==> flow/design.v <==
`timescale 1fs / 1fs
module row_col_cod #(
		     parameter WORD_W = 8,
		     parameter ROW_W = 4,  
			 parameter SIZE = (1<<ROW_W)
		     )
   (
    input 		  rst,
    input 		  en,
    input 		  clk,
    input [WORD_W-1:0] 	  word,
    output reg [SIZE-1:0] r_all_nxt, 
    output reg [SIZE-1:0] row_nxt,
    output reg [SIZE-1:0] col_nxt);
   integer 		  i;
   reg [WORD_W-ROW_W-1:0] 	  r_all_bin, col_bin;
   always @* begin
      r_all_nxt[SIZE-1] = 1'b1;
      r_all_bin = word>>ROW_W;  
      for(i = 0; i < SIZE ; i=i+1)begin
	 if( i < r_all_bin)
	   r_all_nxt[i] = 1'b0;
	 else
	   r_all_nxt[i] = 1'b1;
	 if(i == r_all_bin)
	   row_nxt[i] = 1'b1;
	 else
	   row_nxt[i] = 1'b0;
      end
      col_bin = (word<<ROW_W)>>ROW_W;  
      if(r_all_bin[0] == 0)
	for(i=0; i < SIZE; i = i+1)
	  if(i < col_bin)
	    col_nxt[i] = 1'b1;
	  else
	    col_nxt[i] = 1'b0;
      else
	for(i=(SIZE-1); i >= 0 ; i = i-1)
	  if(i >= (SIZE-col_bin))
	    col_nxt[i] = 1'b1;
	  else
	    col_nxt[i] = 1'b0;
   end
endmodule 
`timescale 1fs / 1fs
module row_col_cod_reg #(
		     parameter WORD_W = 8,
		     parameter ROW_W = 4,  
			 parameter SIZE = (1<<ROW_W)
		     )
   (
    input 		  rst,
    input 		  en,
    input 		  clk,
	input [SIZE-1:0] r_all_nxt, 
    input [SIZE-1:0] row_nxt,
    input [SIZE-1:0] col_nxt,
    output reg [SIZE-1:0] r_all, 
    output reg [SIZE-1:0] row,
    output reg [SIZE-1:0] col);
   always @ (posedge clk, posedge rst) begin 
      if(rst)begin
	 r_all <= 16'd0;
	   col <= 16'd0;
	   row <= 16'd0;
      end
      else if(en)begin
	 r_all <= r_all_nxt;
	 row <= row_nxt;
	 col <= col_nxt;
      end
   end 
endmodule
`timescale 1fs / 1fs
module row_col_cod_5x5 #(
		     parameter MAX = 25  
		     )
   (
    input 		  rst,
    input 		  en,
    input 		  clk,
    input [4:0] 	  word,
    output reg [4:0] r_all, 
    output reg [4:0] row,
    output reg [4:0] col);
    parameter SIZE = 3'd5;  
   integer 		  i;
   reg [4:0] 	  r_all_nxt, row_nxt, col_nxt;
   reg [2:0] 	  r_all_bin; 
   reg [2:0] 	  col_bin;
   always @* begin
	  r_all_nxt[4] = 1'b1;
      r_all_nxt[3:0] = r_all[3:0];
      row_nxt = row;
      r_all_bin = 3'd0;
      col_bin = 3'd0;
      col_nxt = col;
      if(word > MAX)
	 r_all_nxt = {SIZE{1'b1}};
      else begin
	 if(word <= 5'd5)begin
	   r_all_bin = 3'd0;
	   col_bin = word;
	 end
	 else
	   if(word <= 5'd10)begin
	      r_all_bin = 3'd1;
	      col_bin = word - 5'd5;
	   end
	   else
	     if(word <= 5'd15)begin
		r_all_bin = 3'd2;
		col_bin = word - 5'd10;
	     end
	     else
	       if(word <= 5'd20)begin
		  r_all_bin = 3'd3;
		  col_bin = word - 5'd15;
	       end
	       else begin
		  r_all_bin = 3'd4;
		  col_bin = word - 5'd20;
	       end
	 for(i = 0; i < SIZE ; i=i+1)begin
	    if( i < r_all_bin)
	      r_all_nxt[i] = 1'b0;
	    else
	      r_all_nxt[i] = 1'b1;
	    if(i == r_all_bin)
	      row_nxt[i] = 1'b1;
	    else
	      row_nxt[i] = 1'b0;
	 end
	 if(r_all_bin[0] == 0)
	   for(i=0; i < SIZE; i = i+1)
	     if(i < col_bin)
	       col_nxt[i] = 1'b1;
	     else
	       col_nxt[i] = 1'b0;
	 else
	   for(i=(SIZE-1); i >= 0 ; i = i-1)
	     if(i >= (SIZE-col_bin))
	       col_nxt[i] = 1'b1;
	     else
	       col_nxt[i] = 1'b0;
      end
   end
   always @ (posedge clk, posedge rst) begin 
      if(rst)begin
	 r_all <= 5'd0;
	 row <= 5'd0;
	 col <= 5'd0;
      end
      else if(en)begin
	 r_all <= r_all_nxt;
	 row <= row_nxt;
	 col <= col_nxt;
      end
   end 
endmodule  
`timescale 1fs / 1fs
module tdc_digital (
		    input 	  rst,
		    input 	  en,
		    input 	  clk,
		    input [6:0]  counter_in,
		    input [15:0] phase_in,
		    output [11:0] tdc_word);
   reg [6:0]				      counter;
   reg [15:0] 				      phase; 				      
   integer 				      i,j;
   always @ (posedge clk, posedge rst) begin 
      if(rst == 1'b1) begin
	 for (i=0; i<7; i=i+1) 
	   counter[i] <= 1'b0;
	 for (i=0; i<16; i=i+1) 
	   phase[i] <= 1'b0;
      end
      else if(en == 1'b1) begin
	 for (i=0; i<7; i=i+1) 
	   counter[i] <= counter_in[i];
	 for (i=0; i<16; i=i+1) 
	   phase[i] <= phase_in[i];
      end
   end 
   wire [6:0]			      counter_aux,counter_mod;
   reg [6:0] 			      counter_last;
   assign counter_aux = (phase[0] == 1) ? counter-1 : counter;
   assign counter_mod = counter_last - counter_aux;
   reg 				      edge_flag;
   reg  [4:0] 			      edge_index,edge_index_last;
   wire [4:0] 			      phase_shift;
   always @* begin
      edge_flag = 1'b0;
      edge_index = 5'd0;
      for (j=1; j<16; j = j+1) begin
	 if(phase[j-1]==1'b1 && phase[j]==1'b0) begin
	    edge_index = j-1'd1;
	    edge_flag = 1'b1;
	 end
	 if(phase[j-1]==1'b0 && phase[j]==1'b1) begin
	    edge_index = j-1'b1 + 5'd16;
	    edge_flag = 1'b1;
	 end
      end
      if(edge_flag == 1'b0)
	if(phase[5] == 1'b1)
	  edge_index = 5'd15;
	else
	  edge_index = 5'd31;
   end 
   assign tdc_word = (counter_mod<<5) + edge_index - edge_index_last;
   always @ (posedge clk, posedge rst)
     if(rst) begin
	counter_last <= 1'b0;
	edge_index_last <= 1'b0;
	end
     else if(en) begin
       counter_last <= counter_aux;
	edge_index_last <= edge_index;
     end	
endmodule
`timescale 1fs / 1fs
module adpll_ctr0(
    input 	      rst,
    input 	      en,
    input 	      clk,
    input [26-1:0] FCW,
    input [1:0]       adpll_mode,
    output reg 	      channel_lock,
    output 	      channel_sat,
    input 	      data_mod,
    output 	      dco_pd,
    output [4:0]      dco_c_l_rall,
    output [4:0]      dco_c_l_row,
    output [4:0]      dco_c_l_col,
    output [15:0]     dco_c_m_rall,
    output [15:0]     dco_c_m_row,
    output [15:0]     dco_c_m_col,
    output [15:0]     dco_c_s_rall,
    output [15:0]     dco_c_s_row,
    output [15:0]     dco_c_s_col,
    output 	      tdc_pd,
    output 	      tdc_pd_inj,
    input [6:0]       tdc_ripple_count,
    input [15:0]      tdc_phase,
    input [3:0]       alpha_l,
    input [3:0]       alpha_m,
    input [3:0]       alpha_s_rx,
    input [3:0]       alpha_s_tx,
    input [3:0]       beta,
    input [2:0]       lambda_rx,
    input [2:0]       lambda_tx,
    input [1:0]       iir_n_rx,
    input [1:0]       iir_n_tx, 
    input [4:0]       FCW_mod,
    input [4:0]       dco_c_l_word_test,
    input [7:0]       dco_c_m_word_test,
    input [7:0]       dco_c_s_word_test,
    input 	      dco_pd_test,
    input 	      tdc_pd_test,
    input 	      tdc_pd_inj_test		 
		 );
   wire signed [4:0]  dco_c_l_word;
   wire signed [7:0]  dco_c_m_word;
   wire signed [7:0]  dco_c_s_word;
   wire [11:0] 	      tdc_word;
   wire [15:0]     dco_c_m_rall_nxt;
   wire [15:0]     dco_c_m_row_nxt;
   wire [15:0]     dco_c_m_col_nxt;
   wire [15:0]     dco_c_s_rall_nxt;
   wire [15:0]     dco_c_s_row_nxt;
   wire [15:0]     dco_c_s_col_nxt;
   parameter IDLE = 5'b00001, PU = 5'b00010, C_L = 5'b00100, C_M = 5'b01000, C_S = 5'b10000;
   parameter  PD = 2'd0, TEST = 2'd1, RX = 2'd2, TX = 2'd3;
   reg [26-1:0] FCW_last;
   reg [1:0] 	   adpll_mode_last;
   reg [3:0] 	   alpha;
   reg [8:0] 	   time_count, time_count_nxt;
   reg 		   dco_pd_state, dco_pd_state_nxt;
   reg 		   tdc_pd_state, tdc_pd_state_nxt;
   reg 		   tdc_pd_inj_state, tdc_pd_inj_state_nxt;
   reg [4:0] 	   state_rx, state_rx_nxt;
   reg 		   rst_accum, rst_accum_nxt;
   reg 		   rst_lock_detect_nxt, rst_lock_detect;
   reg 		   en_lock_detect_nxt, en_lock_detect;
   reg 		   channel_lock_nxt;
   reg 		   en_integral, en_integral_nxt;
   reg 		   en_mod,en_mod_nxt;
   wire 	   rst_accum_all;
   wire        rst_lock_detect_all;
   wire signed [7:0] 		otw_int_round_sat;
   reg signed [4:0] 		otw_l_fixed, otw_l_fixed_nxt;
   reg signed [7:0] 		otw_m_fixed, otw_m_fixed_nxt;
   reg signed [7:0] 		otw_s_fixed, otw_s_fixed_nxt;
   wire signed [27-1:0] 	      ph_diff;
   wire signed [27-1:0] 	      ph_diff_accum;
   reg signed [27-1:0] 	ph_diff_accum_last;
   wire signed [27-1:0] 	ph_diff_mod;
   wire signed [27-1:0] 	freq_dev;
   wire signed [27-1:0] 	integral;
   wire signed [27-1:0] 	integral_beta;
   reg signed [27-1:0] 	integral_last;
   reg [1:0] 			iir_n;
   reg [2:0] 			lambda;
   wire signed [27-1:0] 	iir_out;
   wire signed [27-1:0] 	iir1_in, iir2_in, iir3_in;
   wire signed [27-1:0] 	iir1_out, iir2_out, iir3_out;
   reg signed [27-1:0] 	iir1_out_last, iir2_out_last, iir3_out_last;
   reg signed [27-1-14:0]      aux1, aux1_nxt, aux2, aux2_nxt;
   reg [4:0] 			      aux1_count, aux1_count_nxt, aux2_count, aux2_count_nxt;
   reg 				      lock_detect, lock_detect_nxt;
   reg signed [27-1-14:0]       lock_detect_word, lock_detect_word_nxt;
   row_col_cod_5x5 row_col_cod_l(
			    .rst(rst),
			    .en(en),
			    .clk(clk),
			    .word((dco_c_l_word[4]==0)?dco_c_l_word+5'd13:
				  dco_c_l_word-5'd19),
			    .r_all(dco_c_l_rall),
			    .row(dco_c_l_row),
			    .col(dco_c_l_col)
			    );
   row_col_cod row_col_cod_m(
			    .rst(rst),
			    .en(en),
			    .clk(clk),
			    .word({~dco_c_m_word[7],dco_c_m_word[6:0]}), 
			    .r_all_nxt(dco_c_m_rall_nxt),
			    .row_nxt(dco_c_m_row_nxt),
			    .col_nxt(dco_c_m_col_nxt)
			    );
   row_col_cod_reg row_col_cod_reg_m(
			    .rst(rst),
			    .en(en),
			    .clk(clk),
				.r_all_nxt(dco_c_m_rall_nxt),
			    .row_nxt(dco_c_m_row_nxt),
			    .col_nxt(dco_c_m_col_nxt),
			    .r_all(dco_c_m_rall),
			    .row(dco_c_m_row),
			    .col(dco_c_m_col)
			    );
   row_col_cod row_col_cod_s(
			    .rst(rst),
			    .en(en),
			    .clk(clk),
			    .word({~dco_c_s_word[7],dco_c_s_word[6:0]}),
			    .r_all_nxt(dco_c_s_rall_nxt),
			    .row_nxt(dco_c_s_row_nxt),
			    .col_nxt(dco_c_s_col_nxt)
			    );
   row_col_cod_reg row_col_cod_reg_s(
			    .rst(rst),
			    .en(en),
			    .clk(clk),
				.r_all_nxt(dco_c_s_rall_nxt),
			    .row_nxt(dco_c_s_row_nxt),
			    .col_nxt(dco_c_s_col_nxt),
			    .r_all(dco_c_s_rall),
			    .row(dco_c_s_row),
			    .col(dco_c_s_col)
			    );
   tdc_digital tdc_digital0(
			  .clk(clk),
			  .rst(rst),
			  .en(en),
			  .counter_in(tdc_ripple_count),
			  .phase_in(tdc_phase),
			  .tdc_word(tdc_word));
   assign dco_pd = (adpll_mode == TEST)? dco_pd_test : dco_pd_state;
   assign tdc_pd = (adpll_mode == TEST)? tdc_pd_test : tdc_pd_state;
   assign tdc_pd_inj = (adpll_mode == TEST)? tdc_pd_inj_test : tdc_pd_inj_state;
   assign ph_diff = FCW - {tdc_word,{{(14){1'b0}}}};
   assign freq_dev = (data_mod == 1'b1)? 
		     {{{(12+1){1'b0}}},FCW_mod,{{(14-5){1'b0}}}}:
		     ~{{{(12+1){1'b0}}},FCW_mod,{{(14-5){1'b0}}}}+1;
   assign ph_diff_mod = (en_mod==1'b0)? ph_diff: ph_diff + freq_dev;
   assign ph_diff_accum = ph_diff_accum_last + ph_diff_mod;
   assign rst_accum_all = rst | rst_accum;
   always @ (posedge clk, posedge rst_accum_all)
     if(rst_accum_all)
       ph_diff_accum_last <= 27'd0;
     else if(en)
       ph_diff_accum_last <= ph_diff_accum;
   assign integral = iir_out + integral_last;
   assign integral_beta = integral >>> beta;
   always @ (posedge clk, posedge rst_accum_all)
      if(rst_accum_all)
         integral_last <= 27'd0;
      else if(en&en_integral) 
	          integral_last <= integral;
   assign iir1_in = ph_diff_accum;
   assign iir1_out = (iir1_in>>>lambda)-(iir1_out_last>>>lambda)+iir1_out_last;
   assign iir2_in = iir1_out;
   assign iir2_out = (iir2_in>>>lambda)-(iir2_out_last>>>lambda)+iir2_out_last;
   assign iir3_in = iir2_out;
   assign iir3_out = (iir3_in>>>lambda)-(iir3_out_last>>>lambda)+iir3_out_last;
   assign iir_out = iir_n[1] ? (iir_n[0] ? iir3_out : iir2_out) :
		    (iir_n[0] ? iir1_out : iir1_in);
   always @ (posedge clk, posedge rst_accum_all )
     if(rst_accum_all) begin
	iir1_out_last <= 27'd0;
	iir2_out_last <= 27'd0;
	iir3_out_last <= 27'd0;
     end
     else if(en) begin
	iir1_out_last <= iir1_out;
	iir2_out_last <= iir2_out;
	iir3_out_last <= iir3_out;
     end 
   wire signed [27-1:0] 	ntw;
   wire signed [27-1:0] 	otw;
   wire [14-1:0] 		otw_frac;
   wire signed [27-1-14:0] otw_int;
   wire signed [27-1-14:0] otw_int_round; 
   assign ntw = (en_integral == 1'b1)? integral_beta + (iir_out >>> alpha) :
		iir_out >>> alpha;
   assign otw = (ntw << 7);
   assign otw_int = otw[27-1:14];
   assign otw_int_round = (otw[13]) ? otw_int + 1 : otw_int;
   assign otw_int_round_sat = (state_rx == C_L)? ((otw_int_round > 16'sd12 ) ? 8'sd12 :
   			      ((otw_int_round < -16'sd13 ) ? -8'sd13:otw_int_round )) : 
			      (otw_int_round > 16'sd127 ) ? 8'sd127 :
			      ((otw_int_round < -16'sd128 ) ? -8'sd128: otw_int_round); 
   assign dco_c_l_word = (adpll_mode == TEST)? dco_c_l_word_test :
			 (((state_rx == C_L) && ~rst_accum )? otw_int_round_sat :
			  otw_l_fixed);
   assign dco_c_m_word = (adpll_mode == TEST)? dco_c_m_word_test :
			 (((state_rx == C_M) && ~rst_accum )? otw_int_round_sat :
			 otw_m_fixed);
   assign dco_c_s_word = (adpll_mode == TEST)? dco_c_s_word_test :
			 (((state_rx == C_S) && ~rst_accum )? otw_int_round_sat :
			 otw_s_fixed);
   assign channel_sat = (dco_c_s_word == -8'sd128) || (dco_c_s_word == 8'sd127);
   always @ * begin
      state_rx_nxt = state_rx;
      otw_l_fixed_nxt = otw_l_fixed;
      otw_m_fixed_nxt = otw_m_fixed;
      otw_s_fixed_nxt = otw_s_fixed;
      time_count_nxt = time_count;
      dco_pd_state_nxt = dco_pd_state;
      tdc_pd_state_nxt = tdc_pd_state;
      tdc_pd_inj_state_nxt = tdc_pd_inj_state;  
      rst_accum_nxt = rst_accum;
      rst_lock_detect_nxt = rst_lock_detect;
      en_lock_detect_nxt = en_lock_detect;
      alpha = alpha_s_rx;
      channel_lock_nxt = channel_lock;
      en_integral_nxt = en_integral;
      lambda = lambda_rx;
      iir_n = 2'd0;
      en_mod_nxt = en_mod;
      if( (FCW != FCW_last) || (adpll_mode != adpll_mode_last))
	state_rx_nxt = IDLE;
      else
	case(state_rx)
	  IDLE:
	    begin
	       time_count_nxt = 9'd0;
	       otw_l_fixed_nxt = 5'sd0;
	       otw_m_fixed_nxt = 8'sd0;
	       otw_s_fixed_nxt = 8'sd0;
	       en_lock_detect_nxt = 1'b0;
	       rst_lock_detect_nxt = 1'b1;
	       channel_lock_nxt = 1'b0;
	       en_integral_nxt = 1'b0;
	       en_mod_nxt = 1'b0;
	       if(adpll_mode == PD) begin
		  dco_pd_state_nxt = 1'b1;
		  tdc_pd_state_nxt = 1'b1;
		  tdc_pd_inj_state_nxt = 1'b1;
	       end
	       if(adpll_mode == RX || adpll_mode == TX )
		 state_rx_nxt = PU;
	    end
	  PU: 
	    begin
	       time_count_nxt = time_count + 9'd1;
	       dco_pd_state_nxt = 1'b0;
	       case(time_count)
		 6'd16: tdc_pd_state_nxt = 1'b0;
		 6'd48: tdc_pd_inj_state_nxt = 1'b0;
		 7'd112:
		   begin 
		      state_rx_nxt = C_L;
		      rst_accum_nxt = 1'b1;
		      time_count_nxt = 9'd0; 
		   end
	       endcase
	    end 
	  C_L:  
	    begin
	       rst_accum_nxt = 1'b0;
	       rst_lock_detect_nxt = 1'b0;
	       alpha = alpha_l;
	       en_lock_detect_nxt = 1'b1;
	       if(lock_detect & (~rst_lock_detect))begin
		  otw_l_fixed_nxt = lock_detect_word;	      
		  state_rx_nxt = C_M;
		  rst_accum_nxt = 1'b1;
		  rst_lock_detect_nxt = 1'b1;
	       end
	    end 
	  C_M:  
	    begin
	       rst_accum_nxt = 1'b0;
	       alpha = alpha_m;
	       rst_lock_detect_nxt = 1'b0;
	       if(lock_detect & (~rst_lock_detect))begin		  
		  otw_m_fixed_nxt = lock_detect_word;  
		  state_rx_nxt = C_S;
		  rst_accum_nxt = 1'b1;
		  en_lock_detect_nxt = 1'b0;
	       end
	    end 
	  C_S:  
	    begin 
	       case(adpll_mode)
		 RX: 
		   begin
		      rst_accum_nxt = 1'b0;
		      alpha = alpha_s_rx;
		      iir_n = iir_n_rx;
		      lambda = lambda_rx;
		      time_count_nxt = time_count + 9'd1;
		      if(beta > 4'd0)
			en_integral_nxt = 1'b1;
		      case(time_count)
			9'd480: channel_lock_nxt = 1'b1;   
		      endcase 
		   end 
		 TX:
		   begin
		      rst_accum_nxt = 1'b0;
		      alpha = alpha_s_tx;
		      iir_n = iir_n_tx;
		      lambda = lambda_tx;
		      time_count_nxt = time_count + 9'd1;
		      case(time_count)
			9'd480: channel_lock_nxt = 1'b1;   
		      endcase
		      if(channel_lock == 1'b1) 
			en_mod_nxt = 1'b1;
		   end	 
	       endcase
	    end
	endcase  
   end
   always @ (posedge clk, posedge rst)
     if(rst)begin
	state_rx <= IDLE;
	time_count <= 9'd0;
	dco_pd_state <= 1'b1;
	tdc_pd_state <= 1'b1;
	tdc_pd_inj_state <= 1'b1;
	rst_accum <= 1'b0;
	otw_l_fixed <= 5'sd0;
	otw_m_fixed <= 8'sd0;
	otw_s_fixed <= 8'sd0;
	en_lock_detect <= 1'b0;
	rst_lock_detect <= 1'b0;
	channel_lock <= 1'b0;
	en_integral <= 1'b0;
	en_mod <= 1'b0;
	FCW_last <= 26'd0;
	adpll_mode_last <= 2'd0;
     end
     else if(en)begin
	state_rx <= state_rx_nxt;
	time_count <= time_count_nxt;
	dco_pd_state <= dco_pd_state_nxt;
	tdc_pd_state <= tdc_pd_state_nxt;
	tdc_pd_inj_state <= tdc_pd_inj_state_nxt;
   	rst_accum <= rst_accum_nxt;
	otw_l_fixed <= otw_l_fixed_nxt;
	otw_m_fixed <= otw_m_fixed_nxt;
	otw_s_fixed <= otw_s_fixed_nxt;
	en_lock_detect <= en_lock_detect_nxt;
	rst_lock_detect <= rst_lock_detect_nxt ;
	channel_lock <= channel_lock_nxt;
	en_integral <= en_integral_nxt;
	en_mod <= en_mod_nxt;
	FCW_last <= FCW;
	adpll_mode_last <= adpll_mode;
     end 
   always @ * begin
      aux1_nxt = aux1;
      aux2_nxt = aux2;
      aux1_count_nxt = aux1_count;
      aux2_count_nxt = aux2_count;
      lock_detect_nxt = lock_detect;
      lock_detect_word_nxt = lock_detect_word;
      if(otw_int_round_sat == aux1) begin
	 aux1_count_nxt = aux1_count_nxt + 4'd1;
	 if(aux1_count_nxt == 4'd15 || (state_rx == C_L && aux1_count_nxt == 5'd8 )  )begin
	    lock_detect_nxt = 1'b1;
	    lock_detect_word_nxt = aux1;
	 end
      end
      else 
	if(otw_int_round_sat == aux2) begin
	   aux2_count_nxt = aux2_count_nxt + 4'd1;
	   if(aux2_count_nxt == 4'd15 || (state_rx == C_L && aux1_count_nxt == 5'd8 ) )begin
	      lock_detect_nxt = 1'b1;
	      lock_detect_word_nxt = aux2;   
	   end	   
	end
	else begin
	   aux1_nxt = otw_int_round;
	   aux1_count_nxt = 4'd1;
	   aux2_nxt = aux1;
	   aux2_count_nxt = aux1_count;
	end 
   end 
   assign rst_lock_detect_all  = rst|rst_lock_detect;
   always @ (posedge clk, posedge rst_lock_detect_all)
     if(rst_lock_detect_all)begin
	aux1 <= {(27-14){1'b1}};
     aux2 <= {(27-14){1'b1}};
     aux1_count <=4'h0;
     aux2_count <= 4'h0;
     lock_detect <= 1'b0;
     lock_detect_word <= {(27-14){1'b1}};
  end
     else if(en & en_lock_detect)begin
	aux1 <= aux1_nxt;
	aux2 <= aux2_nxt;
	aux1_count <= aux1_count_nxt;
	aux2_count <= aux2_count_nxt;
	lock_detect <= lock_detect_nxt;
	lock_detect_word <= lock_detect_word_nxt;
     end
endmodule 
`timescale 1fs / 1fs
module adpll_ctr
   (
    input                     rst,
    input                     clk,
    input                     valid,
    input [5-1:0] address,
    input [26-1:0] wdata,
    input                     wstrb,
    output [1:0]              rdata,
    output reg                ready,
    input                     data_mod,  
    output                    dco_pd,
    output reg [1:0]          dco_osc_gain,
    output [4:0]              dco_c_l_rall,
    output [4:0]              dco_c_l_row,
    output [4:0]              dco_c_l_col,
    output [15:0]             dco_c_m_rall,
    output [15:0]             dco_c_m_row,
    output [15:0]             dco_c_m_col,
    output [15:0]             dco_c_s_rall,
    output [15:0]             dco_c_s_row,
    output [15:0]             dco_c_s_col,
    output                    tdc_pd,
    output                    tdc_pd_inj,
    output reg [2:0]          tdc_ctr_freq,
    input [6:0]               tdc_ripple_count,
    input [15:0]              tdc_phase
    );
   always @(posedge clk, posedge rst) begin
     if (rst)
       ready <= 1'b0;
     else
       ready <= valid;
   end
   reg                        rst_soft;
   reg [26-1:0]            FCW;
   reg [1:0]                  adpll_mode;
   reg                        en;
   reg [3:0]                  alpha_l;
   reg [3:0]                  alpha_m;
   reg [3:0]                  alpha_s_rx;
   reg [3:0]                  alpha_s_tx;
   reg [3:0]                  beta;
   reg [2:0]                  lambda_rx;
   reg [2:0]                  lambda_tx;
   reg [1:0]                  iir_n_rx;
   reg [1:0]                  iir_n_tx;
   reg [4:0]                  FCW_mod;
   reg signed [4:0]           dco_c_l_word_test;
   reg signed [7:0]           dco_c_m_word_test;
   reg signed [7:0]           dco_c_s_word_test;
   reg                        dco_pd_test;
   reg                        tdc_pd_test;
   reg                        tdc_pd_inj_test;
   wire                       rst_int;
   assign rst_int = rst | rst_soft;
   wire                       channel_lock;
   wire                       channel_sat;
   assign rdata = (address == (5'd0))? {{1'b0}, channel_lock}:
                  (address == (5'd23))? {{1'b0}, channel_sat}:
                  {2'b11};
   always @ (posedge clk, posedge rst) begin
     if (rst) begin
        rst_soft <= 1'b0;
        FCW <= 26'h2620000;  
        adpll_mode <= 2'b0;
        en <= 1'b0;
        alpha_l <= 4'd14;
        alpha_m <= 4'd8;
        alpha_s_rx <= 4'd7;
        alpha_s_tx <= 4'd4;
        beta <= 4'd0;
        lambda_rx <= 3'd2;
        lambda_tx <= 3'd2;
        iir_n_rx <= 2'd3;
        iir_n_tx <= 2'd2;
        FCW_mod <= 5'b01001;  
        dco_c_l_word_test <= 5'sd0;
        dco_c_m_word_test <= 8'sd0;
        dco_c_s_word_test <= 8'sd0;
        dco_pd_test <= 1'b1;
        tdc_pd_test <= 1'b1;
        tdc_pd_inj_test <= 1'b1;
        tdc_ctr_freq <= 3'b100;
        dco_osc_gain <= 2'b10;
     end else if (valid & wstrb) begin
        case (address)
          (5'd1): rst_soft <= wdata[0];
          (5'd2): FCW <= wdata[26-1:0];
          (5'd3): adpll_mode <= wdata[1:0];
          (5'd4): en <= wdata[0];
          (5'd5): alpha_l <= wdata[3:0];
          (5'd6): alpha_m <= wdata[3:0];
          (5'd7): alpha_s_rx <= wdata[3:0];
          (5'd8): alpha_s_tx <= wdata[3:0];
          (5'd9): beta <= wdata[3:0];
          (5'd10): lambda_rx <= wdata[2:0];
          (5'd11): lambda_tx <= wdata[2:0];
          (5'd12): iir_n_rx <= wdata[1:0];
          (5'd13): iir_n_tx <= wdata[1:0];
          (5'd14): FCW_mod <= wdata[4:0];
          (5'd15): dco_c_l_word_test <= wdata[4:0];
          (5'd16): dco_c_m_word_test <= wdata[7:0];
          (5'd17): dco_c_s_word_test <= wdata[7:0];
          (5'd18): dco_pd_test <= wdata[0];
          (5'd19): tdc_pd_test <= wdata[0];
          (5'd20): tdc_pd_inj_test <= wdata[0];
          (5'd21): tdc_ctr_freq <= wdata[2:0];
          (5'd22): dco_osc_gain <= wdata[1:0];
          default:;
        endcase
     end
   end
   adpll_ctr0 adpll_ctr0
     (
	  .clk               (clk),
	  .rst               (rst_int),
	  .en                (en),
	  .FCW               (FCW[26-1:0]),
	  .adpll_mode        (adpll_mode[1:0]),
	  .data_mod          (data_mod),
	  .tdc_ripple_count  (tdc_ripple_count[6:0]),
	  .tdc_phase         (tdc_phase[15:0]),
	  .alpha_l           (alpha_l[3:0]),
	  .alpha_m           (alpha_m[3:0]),
	  .alpha_s_rx        (alpha_s_rx[3:0]),
	  .alpha_s_tx        (alpha_s_tx[3:0]),
	  .beta              (beta[3:0]),
	  .lambda_rx         (lambda_rx[2:0]),
	  .lambda_tx         (lambda_tx[2:0]),
	  .iir_n_rx          (iir_n_rx[1:0]),
	  .iir_n_tx          (iir_n_tx[1:0]),
	  .FCW_mod           (FCW_mod[4:0]),
	  .dco_c_l_word_test (dco_c_l_word_test[4:0]),
	  .dco_c_m_word_test (dco_c_m_word_test[7:0]),
	  .dco_c_s_word_test (dco_c_s_word_test[7:0]),
	  .dco_pd_test       (dco_pd_test),
	  .tdc_pd_test       (tdc_pd_test),
	  .tdc_pd_inj_test   (tdc_pd_inj_test),
	  .channel_lock      (channel_lock),
	  .channel_sat       (channel_sat),
	  .dco_pd            (dco_pd),
	  .dco_c_l_rall      (dco_c_l_rall[4:0]),
	  .dco_c_l_row       (dco_c_l_row[4:0]),
	  .dco_c_l_col       (dco_c_l_col[4:0]),
	  .dco_c_m_rall      (dco_c_m_rall[15:0]),
	  .dco_c_m_row       (dco_c_m_row[15:0]),
	  .dco_c_m_col       (dco_c_m_col[15:0]),
	  .dco_c_s_rall      (dco_c_s_rall[15:0]),
	  .dco_c_s_row       (dco_c_s_row[15:0]),
	  .dco_c_s_col       (dco_c_s_col[15:0]),
	  .tdc_pd            (tdc_pd),
	  .tdc_pd_inj        (tdc_pd_inj)
      );
endmodule
==> flow/run.sh <==
#!/bin/bash
# the make line also repeats each setting of config.mk as NAME=value (left out here)
make -C /OpenROAD-flow-scripts/flow DESIGN_CONFIG=/design/flow/config.mk WORK_HOME=/design/flow/orfs CLKGATE_MAP_FILE= finish
==> flow/config.mk <==
export PLATFORM = sky130hd
export DESIGN_NAME = adpll_ctr
export DESIGN_NICKNAME = adpll_ctr
export VERILOG_FILES = /design/flow/design.v
export SDC_FILE = /design/flow/constraint.sdc
export NUM_CORES = 4
export LEC_CHECK = 0
export CAP_MARGIN = 5
export CORE_MARGIN = 2
export CORE_UTILIZATION = 65
export MAX_ROUTING_LAYER = met4
export PLACE_DENSITY = 0.6
export SLEW_MARGIN = 20
==> flow/constraint.sdc <==
create_clock -name core_clock -period 19.7 [get_ports {clk}]
set_input_delay 3.9400 -clock core_clock [delete_from_list [all_inputs] [get_ports {clk}]]
set_output_delay 3.9400 -clock core_clock [all_outputs]
set_load 0.01 [all_outputs]
==> results of run 1 <==
==> metal layers <==
| layer | global-route usage (%) | GRT overflow |
|---|---|---|
| met1 | 95.1 | 834 |
| met2 | 103 | 1191 |
| met3 | 90.9 | 741 |
| met4 | 87.5 | 500 |
| met5 | - | - |
==> stage by stage <==
stage	setup slack, ns	utilization, %	TNS, ns	instance area, um^2
after CTS	-7.73	92.0	-585.97	64300
after detailed placement	-9.44	85.6	-862.44	59800
after global placement	-8.91	85.6	-771.32	59800
after floorplan	-6.36	-	-418.88	46700
==> repair_timing <==
item / CTS
setup endpoints to repair: 152
pin swaps: 154
gates resized: 358
buffers inserted: 112
==> Slide: Implementation Results, run 1 <==
Implementation Results

Run status
  • Status: aborted with a tool error
  • Halt Stage: global routing (5_1_grt)
  • First Err: [ERROR GRT-0116] Global routing finished with congestion. Check the congestion regions in the DRC Viewer.

Yosys
  • Async S/R FF share, synth: 100%
  • Synth Seq Share: 26.5%
  • Yosys reg bits: 482
  • Dominant synthesized flop cell: dfrtp_1
  • Yosys Chip Area: 0.0458 mm^2
  • Simple Share, Synth: 18.1%
  • Ranking of synthesized cells by area: dfrtp_1 23%, ha_1 6.2%, mux2_2 5.8%
  • Post-synth top area cell: dfrtp_1
  • Synth cell types: 121
  • Post-synthesis instance total: 5653
  • Floorplan Nets: 6024
  • Main logic family after synthesis: AND-OR/OR-AND gates
  • Xor/xnor share of the synthesized area: 4.41%
  • Max-area cell share: 22.9%
  • Ys Warns: 6
  • Mapped Area: 0.0458 mm^2
  • Ao+oa area frac: 24.2%
  • Count of library flops with an enable pin: 0
  • Post-synthesis adder-cell area fraction: 9.89%
  • Count leader, synth: nand2_1
  • Ys cells: 5653
  • MUX share of area: 10.8%
  • Post-synth top cells: 691 x nand2_1, 482 x nor2_1, 424 x a21oi_1
  • Avg Cell Area, Syn: 8.11 um^2

Placed design
  • Routability cong.: 1.12
  • Placed Cells incl. Taps: 7972
  • Post-DP HPWL: 142000 um
  • Port Buf Inserts: 180

CTS
  • CTS Buffer Depth: 3
  • Post-cts hold-fix buffer tally: 0
  • Clock Sink Count: 482
  • Root Buffer: clkbuf_16
  • Clock H-tree levels: 2
  • CTS Buf Count: 56

Die
  • Initial Util: 65.6%
  • Total die area: 0.0727 mm^2
  • Die W: 270 um
  • Core box area: 0.0699 mm^2
  • Io pins: 181
  • Die y size: 270 um
  • Rows: 97

Global routing
  • Global-route usage over all layers: 95.4%
  • Total gr overflow: 3266
==> run 2, diff against run 1 <==
ABC_AREA = 0   (was not set)
CAP_MARGIN = 20   (was 5)
CELL_PAD_IN_SITES_GLOBAL_PLACEMENT = 1   (was not set)
CORE_ASPECT_RATIO = 0.5   (was not set)
CORE_UTILIZATION = 40   (was 65)
CTS_CLUSTER_SIZE = 12   (was not set)
MAX_ROUTING_LAYER = not set   (was met4)
PLACE_DENSITY = not set   (was 0.6)
clock period = 40.0 ns   (was 19.7 ns; I/O delays follow)
==> run 2 against run 1 <==
  * The run now finishes clean
  * Die size increased by 62%
  * Area after synthesis did not move
  * Synthesized cell count unchanged
==> Slide: Implementation Results, run 2 <==
Physical Implementation Snapshot

Die
  • Die W: 483 um (+79%)
  • Die y size: 243 um (-9.7%)
  • Total die area: 0.117 mm^2 (+62%)
  • Io pins: 181 (unchanged)
  • Core box area: 0.113 mm^2 (+62%)
  • Rows: 87 (-10%)
  • Initial Util: 40.5% (-25 points)

Yosys
  • Ao+oa area frac: 24.2% (unchanged)
  • Synth Seq Share: 26.5% (unchanged)
  • Count leader, synth: nand2_1
  • Synth cell types: 121 (unchanged)
  • Yosys reg bits: 482 (unchanged)
  • Simple Share, Synth: 18.1% (unchanged)
  • Avg Cell Area, Syn: 8.11 um^2 (unchanged)
  • Max-area cell share: 22.9% (unchanged)
  • Ys Warns: 6 (unchanged)
  • Floorplan Nets: 6024 (unchanged)
  • Yosys Chip Area: 0.0458 mm^2 (unchanged)
  • Ranking of synthesized cells by area: dfrtp_1 23%, ha_1 6.2%, mux2_2 5.8%
  • Post-synth top cells: 691 x nand2_1, 482 x nor2_1, 424 x a21oi_1
  • Ys cells: 5653 (unchanged)
  • Main logic family after synthesis: AND-OR/OR-AND gates
  • Mapped Area: 0.0458 mm^2 (unchanged)
  • Post-synthesis instance total: 5653 (unchanged)
  • Post-synth top area cell: dfrtp_1
  • Count of library flops with an enable pin: 0 (unchanged)
  • MUX share of area: 10.8% (unchanged)
  • Post-synthesis adder-cell area fraction: 9.89% (unchanged)
  • Async S/R FF share, synth: 100% (unchanged)
  • Xor/xnor share of the synthesized area: 4.41% (unchanged)
  • Dominant synthesized flop cell: dfrtp_1

Final timing
  • RSZ-0062 raised after global routing: no
  • Final Hold Vio Count: 0
  • Fin. max-slew vios: 0
  • Final setup viols: 0
  • Setup Skew: 0.0798 ns
  • Cycle use final: 97.2%
  • Max_slew headroom: 23.0%
  • Peak Freq: 25.7 MHz
  • Period minus WS final: 38.88 ns
  • Hold slack: 0.400 ns
  • Setup TNS: 0 ns
  • Least-Margin Pin Slew: 1.16 ns

Global routing
  • Pin count of the biggest net entering global routing: 138
  • Total gr overflow: 0
  • Global-route wire length before repair: 266000 um
  • Vias in the first global route: 42400
  • Initial antenna violation count: 0
  • Global-route usage over all layers: 29.1%

CTS
  • Clk slew on worst S/H paths: 0.07 ns
  • Clock Sink Count: 482 (unchanged)
  • CTS tree: built
  • Worst-skew pair later-pin latency: 0.71 ns
  • CTS Buf Count: 53 (-5.4%)
  • CTS Buffer Depth: 3 (unchanged)
  • Root Buffer: clkbuf_16
  • Post-cts hold-fix buffer tally: 0 (unchanged)
  • Clock H-tree levels: 2 (unchanged)

Critical path
  • R2R Path End: adpll_ctr0.row_col_cod_l.col[0]
  • Setup Crit Path Kind: in -> out
  • Crit. path cell count: 102
  • Delay-heaviest family, CP: AND-OR/OR-AND gates
  • Reg2Reg Launch Point: adpll_ctr0.tdc_digital0.phase[2]
  • Crit path max fanout: 8
  • Critical path endpoint: rdata[0]
  • CP Capture Type: output port
  • R2r setup slk: 12.32 ns
  • Worst R2R Path Depth: 121
  • Buf+Inv Stages, Crit Path: 13
  • Crit-path max cell delay: 0.63 ns
  • Critical path arrival: 30.88 ns
  • Worst Setup Start Kind: input pin
  • Worst EP required: 32.00 ns
  • Most used cell, CP: a21o_1
  • CP max-delay cell: clkdlybuf4s50_1
  • CP startpoint: data_mod

Placed design
  • Port Buf Inserts: 180 (unchanged)
  • Post-DP HPWL: 135000 um (-4.6%)
  • Routability cong.: 0.926 (-17%)
  • Placed Cells incl. Taps: 7280 (-8.7%)

Min path
  • Hold Crit Class: reg -> async

Route
  • Antenna viol nets, final: 0
  • Residual DRC count: 0
  • Drt pass-1 iters: 5
  • Overall routed net length: 175000 um
  • Vias: 43800
  • Iter 0 DRT Violations: 3768
  • WL/cell: 23.7 um
  • Via density: 5.91
  • Antenna diode count: 0

Final layout
  • Area Growth Syn to Fin: 14.5%
  • Fill count: 11400
  • Post-route insts no fill: 7401
  • Nets: 6215

Flow run
  • OpenROAD warnings: 54
  • Max Cap Viol: 0

Run status
  • Status: finished clean
==> run 2: layout make-up <==
| cell class | count | area (um^2) | area share [%] |
|---|---|---|---|
| flip-flops and latches | 482 | 12100 | 23.1 |
| clock inverters | 15 | 218 | 0.415 |
| well taps | 1513 | 1890 | 3.61 |
| clock buffers | 84 | 1530 | 2.92 |
| repair buffers | 452 | 3870 | 7.38 |
| multi-input cells | 4461 | 31400 | 59.7 |
| inverters | 394 | 1480 | 2.82 |
==> run 2: what timing repair did <==
item / CTS / global route
setup endpoints to repair: 1 / 1
gates resized: 1 / 57
setup buffers: 0 / 22
pin swaps: 0 / 11
gates cloned: 0 / 0
==> run 2: stage by stage <==
| step | worst slack, ns | util [%] | instance area, um^2 |
|---|---|---|---|
| 2_1_floorplan | 4.26 | - | 45800 |
| 3_3_place_gp | 0.0158 | 44.4 | 50300 |
| 3_5_place_dp | -0.0454 | 44.4 | 50300 |
| 4_1_cts | 0.0479 | 46.0 | 52000 |
| 5_1_grt | 0.00549 | 46.4 | 52500 |
| 6_report | 1.12 | 46.4 | 52500 |
==> run 2: metal layers <==
metal | part of all wire (%) | vias up | GRT usage [%] | wire (um)
li1 | - | 20700 | - | -
met1 | 47 | 21600 | 42.3 | 83000
met2 | 44 | 1268 | 45.2 | 77000
met3 | 6.1 | 214 | 4.20 | 10700
met4 | 2.5 | 0 | 6.70 | 4400
met5 | 0 | - | 0 | 0
==> run 3, diff against run 2 <==
ABC_AREA = not set   (was 0)
CAP_MARGIN = 25   (was 20)
CELL_PAD_IN_SITES_GLOBAL_PLACEMENT = not set   (was 1)
CORE_ASPECT_RATIO = not set   (was 0.5)
CORE_UTILIZATION = 58   (was 40)
CTS_CLUSTER_SIZE = not set   (was 12)
MAX_ROUTING_LAYER = met4   (was not set)
MIN_ROUTING_LAYER = met1   (was not set)
TNS_END_PERCENT = 15   (was not set)
clock period = 31.5 ns   (was 40.0 ns; I/O delays follow)
==> run 3 against run 2 <==
  * Now fails the layout checks on negative setup slack
  * Clock-buffer cell count down 9
  * Cell count up 6.5%
  * Non-clock buffer count up 932
  * Critical path type unchanged
  * Largest cell class unchanged
  * Highest routed layer unchanged
==> Slide: Implementation Results, run 3 <==
Physical Implementation Snapshot

Global routing
  • Total gr overflow: 0 (unchanged)
  • GRT met3 Usage: 7.98% (+3.8 points)
  • GRT busiest layer: met2
  • Global-route usage over all layers: 41.3% (+12 points)
  • Pin count of the biggest net entering global routing: 215 (+56%)
  • Initial antenna violation count: 3 (+3)
  • Global-route wire length before repair: 260000 um (-2.3%)
  • Met1 usage: 50.5% (+8.1 points)
  • GR Util met2: 65.5% (+20 points)
  • Vias in the first global route: 47300 (+11%)

Critical path
  • Crit. path cell count: 105 (+2.9%)
  • Worst Setup Start Kind: input pin
  • R2R Path End: adpll_ctr0.row_col_cod_l.col[4]
  • Delay-heaviest family, CP: AND-OR/OR-AND gates
  • Worst R2R Path Depth: 127 (+5.0%)
  • CP startpoint: data_mod
  • Crit-path max cell delay: 0.56 ns (-0.07 ns)
  • CP max-delay cell: fa_1
  • CP Capture Type: output port
  • Worst EP required: 25.20 ns (-6.80 ns)
  • Critical path arrival: 25.60 ns (-5.28 ns)
  • Critical path endpoint: rdata[0]
  • Reg2Reg Launch Point: adpll_ctr0.tdc_digital0.phase[2]
  • Most used cell, CP: a21o_1
  • Buf+Inv Stages, Crit Path: 18 (+5)
  • Setup Crit Path Kind: in -> out
  • R2r setup slk: 6.86 ns (-5.46 ns)
  • Crit path max fanout: 8 (unchanged)

Die
  • Die W: 285 um (-41%)
  • Core box area: 0.0786 mm^2 (-31%)
  • Initial Util: 58.3% (+18 points)
  • Total die area: 0.0813 mm^2 (-31%)
  • Rows: 103 (+18%)
  • Die y size: 285 um (+17%)
  • Io pins: 181 (unchanged)

Route
  • Iter 0 DRT Violations: 4612 (+22%)
  • Antenna viol nets, final: 0 (unchanged)
  • WL/cell: 22.1 um (-6.8%)
  • Via density: 6.27 (+6.0%)
  • Residual DRC count: 0 (unchanged)
  • Vias: 49400 (+13%)
  • Drt pass-1 iters: 9 (+4)
  • Overall routed net length: 174000 um (-0.75%)

Final layout
  • Area Growth Syn to Fin: 35.0%
  • Nets: 7151 (+15%)
  • Core Util, Final: 78.8% (+32 points)
  • Post-route insts no fill: 7880 (+6.5%)

Yosys
  • Avg Cell Area, Syn: 8.11 um^2 (unchanged)
  • Post-synthesis adder-cell area fraction: 9.89% (unchanged)
  • Synth Seq Share: 26.5% (unchanged)
  • Main logic family after synthesis: AND-OR/OR-AND gates
  • Dominant synthesized flop cell: dfrtp_1
  • Simple Share, Synth: 18.1% (unchanged)
  • Yosys Chip Area: 0.0458 mm^2 (unchanged)
  • Floorplan Nets: 6024 (unchanged)
  • Post-synthesis instance total: 5653 (unchanged)
  • MUX share of area: 10.8% (unchanged)
  • Count leader, synth: nand2_1
  • Max-area cell share: 22.9% (unchanged)
  • Mapped Area: 0.0458 mm^2 (unchanged)
  • Count of library flops with an enable pin: 0 (unchanged)
  • Ranking of synthesized cells by area: dfrtp_1 23%, ha_1 6.2%, mux2_2 5.8%
  • Ys Warns: 6 (unchanged)
  • Ao+oa area frac: 24.2% (unchanged)
  • Post-synth top area cell: dfrtp_1
  • Async S/R FF share, synth: 100% (unchanged)
  • Post-synth top cells: 691 x nand2_1, 482 x nor2_1, 424 x a21oi_1
  • Xor/xnor share of the synthesized area: 4.41% (unchanged)
  • Yosys reg bits: 482 (unchanged)
  • Ys cells: 5653 (unchanged)
  • Synth cell types: 121 (unchanged)

CTS
  • CTS tree: built
  • Clock Sink Count: 482 (unchanged)
  • CTS Buf Count: 57 (+7.5%)
  • Worst-skew pair later-pin latency: 0.67 ns (-0.04 ns)
  • Clk slew on worst S/H paths: 0.06 ns (about the same)
  • Root Buffer: clkbuf_16
  • Post-cts hold-fix buffer tally: 0 (unchanged)
  • CTS Buffer Depth: 3 (unchanged)
  • Clock H-tree levels: 2 (unchanged)

Run status
  • Failing Checks: negative setup slack
  • Status: failed layout checks

Flow run
  • OpenROAD warnings: 60 (+11%)
  • Max Cap Viol: 0 (unchanged)

Placed design
  • Placed Cells incl. Taps: 7625 (+4.7%)
  • Port Buf Inserts: 180 (unchanged)
  • Routability cong.: 1.05 (+14%)
  • Post-DP HPWL: 125000 um (-7.5%)

Final timing
  • Worst Slack Setup Final: -0.402 ns (-1.52 ns)
  • Setup Skew: 0.0346 ns (-0.0452 ns)
  • Final setup viols: 1 (+1)
  • Max_slew headroom: 21.1% (-1.9 points)
  • RSZ-0062 raised after global routing: yes
  • Period minus WS final: 31.90 ns
  • Peak Freq: 31.3 MHz
  • Setup TNS: -0.402 ns (-0.402 ns)
  • Least-Margin Pin Slew: 1.18 ns (+0.0250 ns)
  • Hold slack: 0.368 ns (-0.0319 ns)
  • Final Hold Vio Count: 0 (unchanged)
  • Cycle use final: 101% (+4.1 points)
  • Fin. max-slew vios: 0 (unchanged)

Min path
  • Hold Crit Class: reg -> async
==> run 3: layout make-up <==
cell class | count | area [um^2]
Tap cell | 1050 | 1310
Fill cell | 5608 | 16700
Sequential cell | 482 | 12100
Clock inverter | 31 | 333
Timing Repair Buffer | 1384 | 11000
Multi-Input combinational cell | 4461 | 34000
Antenna cell | 3 | 7.51
Inverter | 394 | 1490
Clock buffer | 75 | 1590
==> run 3: layer usage <==
layer / vias up / routed length (um)
met2: 2376 / 80500
met3: 586 / 15300
li1: 22600 / -
met4: 0 / 10500
met1: 23800 / 67600
met5: - / 0
==> run 3: stage by stage <==
stage / area (um^2) / worst slack [ns]
6_report: 61900 / -0.402
5_1_grt: 61900 / -1.20
4_1_cts: 58700 / -0.698
3_5_place_dp: 55900 / -2.27
3_3_place_gp: 55900 / -2.16
2_1_floorplan: 45900 / 0.00936
==> run 3: repair_timing <==
action	CTS	global route
pin swaps	48	262
endpoints found under the setup margin	1	1
buffers inserted	29	117
resized	151	513
cloned	1	0
==> run 4, diff against run 3 <==
CAP_MARGIN = 20   (was 25)
CORE_UTILIZATION = 56   (was 58)
MAX_ROUTING_LAYER = not set   (was met4)
MIN_ROUTING_LAYER = not set   (was met1)
TNS_END_PERCENT = not set   (was 15)
clock period = 21.8 ns   (was 31.5 ns; I/O delays follow)
==> run 4 against run 3 <==
  * The layout still fails its checks (negative setup slack)
  * Worst hold slack gained 0.046 ns
  * Global-route usage grew 0.46 points
  * Wire length grew 19%
  * Setup slack lost 6.7 ns
  * Utilization grew 3.9 points
  * Register-to-register slack lost 9.6 ns
  * Clock skew grew 0.040 ns
  * Highest routed layer is now met5
==> Slide: Implementation Results, run 4 <==
Physical Implementation Snapshot

Critical path
  • Delay-heaviest family, CP: AND-OR/OR-AND gates
  • CP Capture Type: output port
  • Crit. path cell count: 105 (unchanged)
  • Critical path arrival: 24.54 ns (-1.06 ns)
  • Crit path max fanout: 6 (-2)
  • Setup Crit Path Kind: in -> out
  • Buf+Inv Stages, Crit Path: 23 (+5)
  • Crit-path max cell delay: 0.55 ns (about the same)
  • Most used cell, CP: a21o_1
  • Reg2Reg Launch Point: adpll_ctr0.tdc_digital0.phase[1]
  • Worst R2R Path Depth: 129 (+1.6%)
  • Critical path endpoint: rdata[0]
  • CP startpoint: data_mod
  • Worst Setup Start Kind: input pin
  • R2r setup slk: -2.74 ns (-9.60 ns)
  • R2R Path End: adpll_ctr0.row_col_cod_l.col[4]
  • CP max-delay cell: fa_1
  • Worst EP required: 17.44 ns (-7.76 ns)

Route
  • Drt pass-1 iters: 15 (+6)
  • Residual DRC count: 0 (unchanged)
  • Antenna viol nets, final: 0 (unchanged)
  • WL/cell: 24.7 um (+12%)
  • Iter 0 DRT Violations: 6655 (+44%)
  • Via density: 6.47 (+3.3%)
  • Overall routed net length: 207000 um (+19%)
  • Vias: 54300 (+10%)

Final timing
  • Max_slew headroom: 4.88% (-16 points)
  • Cycle use final: 133% (+31 points)
  • Period minus WS final: 28.90 ns
  • Peak Freq: 34.6 MHz
  • Final setup viols: 152 (+151)
  • Least-Margin Pin Slew: 1.42 ns (+0.242 ns)
  • Fin. max-slew vios: 0 (unchanged)
  • Final Hold Vio Count: 0 (unchanged)
  • Worst Slack Setup Final: -7.10 ns (-6.70 ns)
  • RSZ-0062 raised after global routing: yes
  • Setup Skew: 0.0750 ns (+0.0404 ns)
  • Setup TNS: -378.42 ns (-378.02 ns)

CTS
  • CTS tree: built
  • Clock Sink Count: 482 (unchanged)
  • Clock H-tree levels: 2 (unchanged)
  • Clk slew on worst S/H paths: 0.08 ns (+0.02 ns)
  • Worst-skew pair later-pin latency: 0.70 ns (+0.03 ns)
  • CTS Buffer Depth: 3 (unchanged)
  • Root Buffer: clkbuf_16
  • CTS Buf Count: 57 (unchanged)

Yosys
  • Post-synthesis adder-cell area fraction: 9.89% (unchanged)
  • Main logic family after synthesis: AND-OR/OR-AND gates
  • Xor/xnor share of the synthesized area: 4.41% (unchanged)
  • Simple Share, Synth: 18.1% (unchanged)
  • MUX share of area: 10.8% (unchanged)
  • Ao+oa area frac: 24.2% (unchanged)
  • Ys cells: 5653 (unchanged)
  • Mapped Area: 0.0458 mm^2 (unchanged)
  • Synth cell types: 121 (unchanged)
  • Dominant synthesized flop cell: dfrtp_1
  • Async S/R FF share, synth: 100% (unchanged)
  • Floorplan Nets: 6024 (unchanged)
  • Post-synth top cells: 691 x nand2_1, 482 x nor2_1, 424 x a21oi_1
  • Avg Cell Area, Syn: 8.11 um^2 (unchanged)
  • Max-area cell share: 22.9% (unchanged)
  • Count leader, synth: nand2_1
  • Yosys Chip Area: 0.0458 mm^2 (unchanged)
  • Post-synthesis instance total: 5653 (unchanged)
  • Count of library flops with an enable pin: 0 (unchanged)
  • Ranking of synthesized cells by area: dfrtp_1 23%, ha_1 6.2%, mux2_2 5.8%
  • Ys Warns: 6 (unchanged)
  • Yosys reg bits: 482 (unchanged)
  • Synth Seq Share: 26.5% (unchanged)
  • Post-synth top area cell: dfrtp_1

Global routing
  • Pin count of the biggest net entering global routing: 231 (+7.4%)
  • Initial antenna violation count: 12 (+9)
  • Vias in the first global route: 51000 (+7.8%)
  • Global-route wire length before repair: 281000 um (+8.2%)
  • Global-route usage over all layers: 41.7% (+0.46 points)
  • Total gr overflow: 0 (unchanged)

Die
  • Core box area: 0.0808 mm^2 (+2.8%)
  • Die W: 290 um (+1.7%)
  • Rows: 104 (+0.97%)
  • Total die area: 0.0842 mm^2 (+3.5%)
  • Io pins: 181 (unchanged)
  • Initial Util: 56.7% (-1.6 points)
  • Die y size: 290 um (+1.7%)

Placed design
  • Post-DP HPWL: 135000 um (+8.2%)
  • Placed Cells incl. Taps: 8081 (+6.0%)
  • Port Buf Inserts: 180 (unchanged)
  • Routability cong.: 1.03 (-2.6%)
  • Placement Setup Slack: -7.90 ns (-5.63 ns)

Min path
  • Hold Crit Class: reg -> async

Final layout
  • Area Growth Syn to Fin: 45.7%
  • Nets: 7655 (+7.0%)
  • Post-route insts no fill: 8393 (+6.5%)
  • Core Util, Final: 82.7% (+3.9 points)

Flow run
  • OpenROAD warnings: 59 (-1.7%)
  • Max Cap Viol: 0 (unchanged)

Run status
  • Failing Checks: negative setup slack
  • Status: failed layout checks
## run 4: layout make-up
| cell class | instances | area [um^2] |
|---|---|---|
| inverter | 394 | 1500 |
| multi-input combinational | 4461 | 34600 |
| timing repair buffer | 1888 | 15300 |
| sequential | 482 | 12100 |
| clock buffer | 81 | 1590 |
| clock inverter | 26 | 362 |
| tap | 1060 | 1330 |
| fill | 4802 | 14000 |
| antenna | 1 | 2.50 |
## run 4: repair_timing
action                                  CTS  global route
gates cloned                              3             3
endpoints found under the setup margin  152           152
resized                                 312           443
pin swaps                               180           211
hold buffers                              0             0
setup buffers                           113            99
## run 4: metrics by stage
stage	area [um^2]	hold slack, ns
after floorplan	46700	0.449
after global placement	59900	0.360
after detailed placement	59900	0.373
after CTS	64100	0.382
after global routing	66800	0.431
final	66800	0.414
## run 4: per-layer routing
metal / vias up / part of all wire (%) / GRT usage, % / routed length, um
li1: 23600 / - / - / -
met1: 25700 / 36 / 52.6 / 74300
met2: 3762 / 44 / 67.1 / 90500
met3: 1288 / 11 / 8.16 / 23600
met4: 14 / 8.9 / 23.5 / 18400
met5: - / 0.047 / 0 / 98
==> run 5, diff against run 4 <==
CORE_UTILIZATION = 40   (was 56)
PLACE_DENSITY = 0.6   (was not set)
SETUP_SLACK_MARGIN = 5.0   (was not set)
clock period = 39.3 ns   (was 21.8 ns; I/O delays follow)
==> run 5 against run 4 <==
  * Clock-buffer cell count is 6 higher
  * Critical path depth is 1 lower
  * Via count is 18% lower
  * Sequential cell count stayed put
  * Wire length is 21% lower
  * First-iteration DRC count is 43% lower
  * Synthesized cell count stayed put
  * Cell area is 17% lower
  * Worst hold slack worse by 0.0038 ns
  * Critical path type unchanged
  * The run now finishes clean
  * Sequential share of layout area is 3.7 points higher
  * Utilization is 34 points lower
==> Slide: Implementation Results, run 5 <==
Physical Implementation Snapshot

Final timing
  • Final setup viols: 0 (-100%)
  • Setup TNS: 0 ns (+378.42 ns)
  • RSZ-0062 raised after global routing: yes
  • Least-Margin Pin Slew: 1.11 ns (-0.308 ns)
  • Max_slew headroom: 25.5% (+21 points)
  • Peak Freq: 28.3 MHz
  • Fin. max-slew vios: 0 (unchanged)
  • Final Hold Vio Count: 0 (unchanged)
  • Setup Skew: 0.0533 ns (-0.0217 ns)
  • Period minus WS final: 35.38 ns
  • Cycle use final: 90.0% (-43 points)

Critical path
  • CP startpoint: data_mod
  • Crit path max fanout: 8 (+2)
  • CP Capture Type: output port
  • Buf+Inv Stages, Crit Path: 13 (-43%)
  • R2R Path End: adpll_ctr0.row_col_cod_l.col[4]
  • Worst R2R Path Depth: 125 (-3.1%)
  • Critical path arrival: 27.52 ns (+2.98 ns)
  • CP max-delay cell: fa_1
  • Worst Setup Start Kind: input pin
  • Crit. path cell count: 104 (-0.95%)
  • Reg2Reg Launch Point: adpll_ctr0.tdc_digital0.phase[2]
  • Most used cell, CP: a21o_1
  • Setup Crit Path Kind: in -> out
  • Critical path endpoint: rdata[0]
  • Crit-path max cell delay: 0.59 ns (+0.04 ns)
  • Delay-heaviest family, CP: AND-OR/OR-AND gates
  • R2r setup slk: 13.34 ns (+16.08 ns)
  • Worst EP required: 31.44 ns (+14.00 ns)

Route
  • Antenna diode count: 0 (-1)
  • Vias: 44400 (-18%)
  • Iter 0 DRT Violations: 3814 (-43%)
  • Via density: 5.96 (-8.0%)
  • WL/cell: 21.8 um (-11%)
  • Antenna viol nets, final: 0 (unchanged)
  • Drt pass-1 iters: 6 (-9)
  • Overall routed net length: 163000 um (-21%)
  • Residual DRC count: 0 (unchanged)

Yosys
  • Post-synth top cells: 691 x nand2_1, 482 x nor2_1, 424 x a21oi_1
  • Xor/xnor share of the synthesized area: 4.41% (unchanged)
  • Ao+oa area frac: 24.2% (unchanged)
  • Ranking of synthesized cells by area: dfrtp_1 23%, ha_1 6.2%, mux2_2 5.8%
  • Main logic family after synthesis: AND-OR/OR-AND gates
  • Ys cells: 5653 (unchanged)
  • Mapped Area: 0.0458 mm^2 (unchanged)
  • Synth Seq Share: 26.5% (unchanged)
  • Async S/R FF share, synth: 100% (unchanged)
  • Max-area cell share: 22.9% (unchanged)
  • Avg Cell Area, Syn: 8.11 um^2 (unchanged)
  • Floorplan Nets: 6024 (unchanged)
  • Yosys reg bits: 482 (unchanged)
  • Ys Warns: 6 (unchanged)
  • Post-synthesis instance total: 5653 (unchanged)
  • MUX share of area: 10.8% (unchanged)
  • Post-synth top area cell: dfrtp_1
  • Simple Share, Synth: 18.1% (unchanged)
  • Count leader, synth: nand2_1
  • Post-synthesis adder-cell area fraction: 9.89% (unchanged)
  • Count of library flops with an enable pin: 0 (unchanged)
  • Synth cell types: 121 (unchanged)
  • Dominant synthesized flop cell: dfrtp_1
  • Yosys Chip Area: 0.0458 mm^2 (unchanged)

Flow run
  • OpenROAD warnings: 56 (-5.1%)
  • Max Cap Viol: 0 (unchanged)

Die
  • Total die area: 0.117 mm^2 (+39%)
  • Initial Util: 40.2% (-17 points)
  • Core box area: 0.114 mm^2 (+41%)
  • Die W: 343 um (+18%)
  • Io pins: 181 (unchanged)
  • Rows: 124 (+19%)
  • Die y size: 343 um (+18%)

Global routing
  • Pin count of the biggest net entering global routing: 215 (-6.9%)
  • Total gr overflow: 0 (unchanged)
  • Vias in the first global route: 42900 (-16%)
  • Global-route wire length before repair: 252000 um (-10%)
  • Global-route usage over all layers: 27.0% (-15 points)
  • Initial antenna violation count: 0 (-12)

CTS
  • Root Buffer: clkbuf_16
  • CTS Buf Count: 60 (+5.3%)
  • CTS tree: built
  • Clock H-tree levels: 2 (unchanged)
  • CTS Buffer Depth: 3 (unchanged)
  • Worst-skew pair later-pin latency: 0.72 ns (+0.02 ns)
  • Clk slew on worst S/H paths: 0.06 ns (-0.02 ns)
  • Clock Sink Count: 482 (unchanged)

Final layout
  • Nets: 6255 (-18%)
  • Post-route design area: 0.0555 mm^2 (-17%)
  • Area Growth Syn to Fin: 21.0%

Placed design
  • Routability cong.: 0.994 (-3.2%)
  • Post-DP HPWL: 120000 um (-12%)
  • DP Area: 0.0495 mm^2 (-17%)
  • Port Buf Inserts: 180 (unchanged)

Min path
  • Hold Crit Class: reg -> async

Run status
  • Status: finished clean
## run 5: final cells by class
cell class	count	area (um^2)
flip-flops and latches	482	12100
clock buffers	87	1730
well taps	1512	1890
repair buffers	485	4160
clock inverters	26	329
inverters	394	1480
fillers	11000	58600
multi-input cells	4461	33700
## run 5: per-stage QoR
| step | setup slack (ns) | util, % | instances | hold slack (ns) |
|---|---|---|---|---|
| 3_5_place_dp | -0.411 | 43.4 | 7143 | 0.449 |
| 6_report | 3.92 | 48.6 | 7447 | 0.410 |
| 3_3_place_gp | -0.126 | 43.4 | 7143 | 0.441 |
| 4_1_cts | 4.14 | 47.6 | 7391 | 0.411 |
| 5_1_grt | 3.00 | 48.6 | 7447 | 0.455 |
| 2_1_floorplan | 5.01 | - | 5653 | 0.449 |
## run 5: repair_timing
action,in CTS,in global routing
gates resized,374,171
pin swaps,129,80
hold buffers,0,0
setup buffers,135,56
setup endpoints to repair,1,1
## run 5: metal layers
metal / vias to the layer above / share of wire [%] / GRT usage (%) / wire, um
met5: - / 0 / 0 / 0
met4: 0 / 5.3 / 12.7 / 8680
met3: 402 / 6.7 / 4.62 / 10900
met2: 1653 / 46 / 43.8 / 74200
met1: 21500 / 42 / 35.1 / 68900
li1: 20800 / - / - / -
==> run 6, diff against run 5 <==
CORE_UTILIZATION = 66   (was 40)
MAX_ROUTING_LAYER = met4   (was not set)
PLACE_DENSITY = not set   (was 0.6)
SETUP_SLACK_MARGIN = not set   (was 5.0)
clock period = 28.1 ns   (was 39.3 ns; I/O delays follow)
==> run 6 against run 5 <==
  * The run now fails in global routing (5_1_grt)
  * Area after synthesis stayed put
  * Die size shrank 39%
  * Synthesized cell count did not move
==> Slide: Implementation Results, run 6 <==
Implementation Results

Run status
  • Status: aborted with a tool error
  • Halt Stage: global routing (5_1_grt)

Die
  • Die y size: 268 um (-22%)
  • Initial Util: 66.7% (+27 points)
  • Die W: 268 um (-22%)
  • Total die area: 0.0716 mm^2 (-39%)
  • Core box area: 0.0687 mm^2 (-40%)
  • Io pins: 181 (unchanged)
  • Rows: 96 (-23%)

Yosys
  • Synth Seq Share: 26.5% (unchanged)
  • Xor/xnor share of the synthesized area: 4.41% (unchanged)
  • Count leader, synth: nand2_1
  • Async S/R FF share, synth: 100% (unchanged)
  • Synth cell types: 121 (unchanged)
  • Count of library flops with an enable pin: 0 (unchanged)
  • Dominant synthesized flop cell: dfrtp_1
  • Floorplan Nets: 6024 (unchanged)
  • Yosys reg bits: 482 (unchanged)
  • Ranking of synthesized cells by area: dfrtp_1 23%, ha_1 6.2%, mux2_2 5.8%
  • Main logic family after synthesis: AND-OR/OR-AND gates
  • MUX share of area: 10.8% (unchanged)
  • Max-area cell share: 22.9% (unchanged)
  • Post-synthesis instance total: 5653 (unchanged)
  • Ys Warns: 6 (unchanged)
  • Simple Share, Synth: 18.1% (unchanged)
  • Post-synthesis adder-cell area fraction: 9.89% (unchanged)
  • Ys cells: 5653 (unchanged)
  • Avg Cell Area, Syn: 8.11 um^2 (unchanged)
  • Mapped Area: 0.0458 mm^2 (unchanged)
  • Yosys Chip Area: 0.0458 mm^2 (unchanged)
  • Ao+oa area frac: 24.2% (unchanged)
  • Post-synth top area cell: dfrtp_1
  • Post-synth top cells: 691 x nand2_1, 482 x nor2_1, 424 x a21oi_1

CTS
  • Clock H-tree levels: 2 (unchanged)
  • CTS Buffer Depth: 3 (unchanged)
  • CTS Buf Count: 56 (-6.7%)
  • Root Buffer: clkbuf_16
  • Clock Sink Count: 482 (unchanged)
  • Post-cts hold-fix buffer tally: 0 (unchanged)

Placed design
  • Post-DP HPWL: 130000 um (+8.4%)
  • Port Buf Inserts: 180 (unchanged)
  • Routability cong.: 1.05 (+5.7%)
  • DP Area: 0.0566 mm^2 (+14%)
## run 6: repair_timing
action | 4_1_cts
setup endpoints to repair | 5
endpoints found under the hold margin | 0
resized | 104
cloned | 0
setup buffers | 24
pin swaps | 47
## run 6: metrics by stage
step,setup WS [ns],TNS [ns],util (%),std cells,hold slack (ns)
detailed placement,-3.89,-4.59,82.4,7583,0.379
global placement,-3.55,-3.55,82.4,7583,0.344
CTS,-3.13,-3.13,86.2,7711,0.420
floorplan,-1.32,-1.32,-,5653,0.449
